Design IOTDF, start of the top module:
module IOTDF( clk, rst, in_en, iot_in, fn_sel, busy, valid, iot_out);
input          clk;
input          rst;
input          in_en;
input  [7:0]   iot_in;
input  [2:0]   fn_sel;
output         busy;
output         valid;
output [127:0] iot_out;
localparam DES_ENCRYPT = 3'b001;
localparam DES_DECRYPT = 3'b010;
localparam CRC_GEN     = 3'b011;
localparam SORT        = 3'b100;
localparam IDLE    = 2'd0;
localparam LOAD    = 2'd1;
(* fsm_encoding = "auto" *) reg [1:0]   current_state, next_state;
reg [3:0]   load_cnt, load_cnt_next;
reg         load_sel, load_sel_next;
reg [127:0] data_buf0, data_buf0_next;
reg [127:0] data_buf1, data_buf1_next;
reg [1:0]   buffer_full, buffer_full_next;
reg         compute_sel, compute_sel_next;
reg         compute_active, compute_active_next;
reg         busy_reg, busy_reg_next;
reg [127:0] result_reg, result_reg_next;
reg         valid_reg, valid_reg_next;
reg         des_start_reg, des_start_reg_next;
reg         crc_sort_start_reg, crc_sort_start_reg_next;
reg         des_en_reg, des_en_reg_next;
reg         crc_sort_en_reg, crc_sort_en_reg_next;
(* synopsys_clock_gating = "true" *) wire enable;
function automatic [127:0] write_byte;
    input [127:0] word_in;
    input [3:0]  byte_idx;
    input [7:0]  byte_value;
    begin
        write_byte = word_in;
        case (byte_idx)
            4'd0:  write_byte[7:0]       = byte_value;
            4'd1:  write_byte[15:8]      = byte_value;
            4'd2:  write_byte[23:16]     = byte_value;
            4'd3:  write_byte[31:24]     = byte_value;
            4'd4:  write_byte[39:32]     = byte_value;
            4'd5:  write_byte[47:40]     = byte_value;
            4'd6:  write_byte[55:48]     = byte_value;
            4'd7:  write_byte[63:56]     = byte_value;
            4'd8:  write_byte[71:64]     = byte_value;
            4'd9:  write_byte[79:72]     = byte_value;
            4'd10: write_byte[87:80]     = byte_value;
            4'd11: write_byte[95:88]     = byte_value;
            4'd12: write_byte[103:96]    = byte_value;
            4'd13: write_byte[111:104]   = byte_value;
            4'd14: write_byte[119:112]   = byte_value;
  ...
make LEC_CHECK=0 ABC_AREA=1 CAP_MARGIN=20 CORE_MARGIN=4 CORE_UTILIZATION=58 GPL_ROUTABILITY_DRIVEN=1 MAX_ROUTING_LAYER=met5 MIN_ROUTING_LAYER=met1 SETUP_SLACK_MARGIN=0.08 SLEW_MARGIN=20 TNS_END_PERCENT=20 finish   # period 2.6 ns
run.sh (not shown) runs the stock make flow with config.mk's settings and CLKGATE_MAP_FILE=.
Then changed:
Settings changed: CORE_MARGIN 4 to 2, CTS_CLUSTER_DIAMETER from default to 359.
Clock period 2.6 ns to 2.1 ns, I/O delays scaled along.
What happened:
- The new run finished but fails on negative setup slack
- worst hold slack got worse by 85 ps
- total power climbs by 43%
- routed wire length came out higher by 8.2%
- count of clock-buffer cells in the layout drops by 10
- combinational power rose by 66%
- first-iteration DRC count came out higher by 12%
- fmax rose by 1.3%
- utilization grows by 8.1 points
- via count grows by 7.8%
- global-route usage rose by 3.7 points
- non-clock buffer count goes up by 478
Then changed:
Settings changed: ABC_AREA 1 to default, CORE_UTILIZATION 58 to 9, CTS_CLUSTER_DIAMETER 359 to default, GPL_ROUTABILITY_DRIVEN 1 to default, MAX_ROUTING_LAYER met5 to default, MIN_ROUTING_LAYER met1 to default, SETUP_SLACK_MARGIN 0.08 to default, TNS_END_PERCENT 20 to default.
Clock period 2.1 ns to 6.84 ns, I/O delays scaled along.
Outcome: This time the run completed without violations. Final cell count goes up by 44%. Critical path depth goes down by 2. Power goes down by 79%.

ember:
IOTDF again, from the RTL that the note above started with.
Design IOTDF, start of the top module:
module IOTDF( clk, rst, in_en, iot_in, fn_sel, busy, valid, iot_out);
clock: 2.37 ns
lec_check: 0
cap_margin: 20
core_margin: 2
core_utilization: 70
cts_cluster_diameter: 349
cts_cluster_size: 25
hold_slack_margin: -0.09
max_routing_layer: met4
place_density: 0.64
setup_slack_margin: -0.24
slew_margin: 20
ember: complete, dirty (setup timing)
Input changes introduced in willow (baseline for comparison: ember):
Settings: SETUP_SLACK_MARGIN no longer set, was -0.24; HOLD_SLACK_MARGIN now -0.08, was -0.09; the clock period (ns, I/O delays scaled along) now 2.08, was 2.37.
==> comparison <==
- The flow ended early for willow: it failed with a tool error in global routing.
- From ember to willow, full die area did not move at all.
- Between willow and ember, quantity of gates resized following cts is higher for willow, ember comes in under that.
- Placeable core region came out exactly the same in willow and ember.
- In willow relative to ember, number of placed instances with taps included had gone up by a few percent.
- In willow, post-place setup slack is lower than in ember.
Input changes introduced in nickel (baseline for comparison: willow):
Settings: MAX_ROUTING_LAYER: met4 -> unset; CTS_CLUSTER_DIAMETER: 349 -> unset; PLACE_DENSITY: 0.64 -> unset; CTS_CLUSTER_SIZE: 25 -> unset; HOLD_SLACK_MARGIN: -0.08 -> unset; CORE_UTILIZATION: 70 -> 64; the clock period (ns, I/O delays scaled along): 2.08 -> 3.74.
## What came out
nickel reached the end of the flow, and the finished layout is clean on the timing, DRC and antenna checks. nickel has routability congestion estimate from global placement below what willow had. The H-tree depth reported by CTS in nickel sits 1 above the value recorded for willow. The area enclosed by the die boundary of nickel was inferior to that of willow. As far as synthesized area is concerned, nickel and willow perform about the same. On number of setup buffers added after CTS: between willow and nickel, it ends up higher for willow. Effective utilization at floorplan, willow and nickel: larger value in willow. Total clock sinks across willow and nickel: no real change. Of willow and nickel, the higher post-placement worst setup slack belongs to nickel. Reported for willow and nickel, Yosys chip area turned out identical to the last digit.
Changes in maple relative to nickel:
Settings: ABC_AREA newly set to 1; CORE_UTILIZATION changed from 64 to 72; PLACE_DENSITY_LB_ADDON newly set to 0.02; the clock period (ns, I/O delays scaled along) changed from 3.74 to 3.93.
--- outcome ---
Area taken by multi-input logic gates in maple is about 1% higher than in nickel
maple ended with more data arrival time of the critical path than nickel.
Comparing maple and nickel, placed instance count is lower on nickel.
nickel fits on a die that is larger than the die of maple.
Re combinational power: maple is about 60% up on nickel.
Against nickel, total wirelength of the detailed-routed design in maple came out worse.
Worst setup slack for register-to-register paths (maple over nickel): increase, 0.13 ns
Compare maple and nickel | via count normalized by instance count higher: maple
maple has clock latency reported for the late side of the worst-skew pair above what nickel had.
What maple reported for number of inserted filler cells in the final layout has to be multiplied by 1.2 to get the figure for nickel.
### maple -> raven
Settings: CORE_UTILIZATION changed from 72 to 40; PLACE_DENSITY_LB_ADDON removed (was 0.02); ABC_AREA removed (was 1); the clock period (ns, I/O delays scaled along) changed from 3.93 to 3.74.
Findings:
Taking maple as the reference, in raven area growth from synthesis to final layout went up, total routed wirelength now sits lower. raven has combinational fraction of design power below what maple had. Total power after layout ends up higher on maple. A main power-consuming group of combinational cells is what maple shows, while registers belongs to raven. [raven vs maple] critical path depth: lower in raven.
Input changes introduced in lagoon (baseline for comparison: raven):
Settings: the clock period (ns, I/O delays scaled along) changed from 3.74 to 5.0.
Across lagoon and raven, none had a timing, DRC or antenna violation. lagoon has post-route fraction of the period consumed by the critical path below what raven had. As of lagoon, final area had fallen slightly compared to raven. Compared with raven, lagoon shows wire length lower by 3100 um. lagoon vs. raven: peak supply drop went down by about 19%; setup skew after layout level. Multiplexer fraction of the synthesized cell area: raven vs lagoon, no meaningful difference. Status: hold buffer count at cts parity (raven, lagoon).

Starting RTL as in the previous note.
## IOTDF
module IOTDF( clk, rst, in_en, iot_in, fn_sel, busy, valid, iot_out);
clock: 2.57 ns
lec_check: 0
cap_margin: 20
core_margin: 2
core_utilization: 70
cts_cluster_diameter: 313
cts_cluster_size: 24
slew_margin: 20
The baseline completed, yet does not pass: setup timing.
Then changed:
CORE_UTILIZATION = 10   (was 70)
CTS_CLUSTER_DIAMETER = unset   (was 313)
CTS_CLUSTER_SIZE = unset   (was 24)
clock period = 7.94 ns   (was 2.57 ns; I/O delays follow)
- Now the flow went through all stages and came out clean
- final cell count climbs by 71%
- synthesized cell count does not change
- die size climbs to 6.9 times its value
- cell area climbs by 4.4%
- non-clock buffer count drops by 652
- power drops by 64%
Then changed:
CAP_MARGIN = 15   (was 20)
CORE_UTILIZATION = 45   (was 10)
clock period = 5.0 ns   (was 7.94 ns; I/O delays follow)
Wire length came out lower by 10%. Global-route usage came out higher by 24 points. Cell area came out lower by 9.3%. Utilization came out higher by 39 points. Count of clock-buffer cells in the layout came out higher by 7. Final cell count came out lower by 42%. Total power came out higher by 57%. Sequential share of layout area came out higher by 3.6 points.
Then changed:
CAP_MARGIN = 5   (was 15)
CELL_PAD_IN_SITES_DETAIL_PLACEMENT = 1   (was unset)
CORE_UTILIZATION = 42   (was 45)
CTS_CLUSTER_DIAMETER = 292   (was unset)
GPL_ROUTABILITY_DRIVEN = 0   (was unset)
GPL_TIMING_DRIVEN = 0   (was unset)
HOLD_SLACK_MARGIN = 0.09   (was unset)
MAX_ROUTING_LAYER = met4   (was unset)
PLACE_DENSITY_LB_ADDON = 0.26   (was unset)
TNS_END_PERCENT = 100   (was unset)
Die size rises by 7.1%; global-route usage went up by 7.8 points; non-clock buffer count increases by 350; worst setup slack degrades by 720 ps; critical path depth goes up by 3; via count rises by 16%; sequential cell count does not change; cell count increases by 6.9%; clock-buffer cell count decreases by 15; register-to-register slack got worse by 340 ps; clock power went up by 4.3%.
Then changed:
CELL_PAD_IN_SITES_DETAIL_PLACEMENT = 2   (was 1)
GPL_ROUTABILITY_DRIVEN = unset   (was 0)
MAX_ROUTING_LAYER = unset   (was met4)
PLACE_DENSITY_LB_ADDON = 0.25   (was 0.26)
The new run died in global routing, error GRT-0232.
Synthesized cell count does not change.
Area after synthesis does not change.
Die area does not change.
Power and IR drop assume default switching activity.
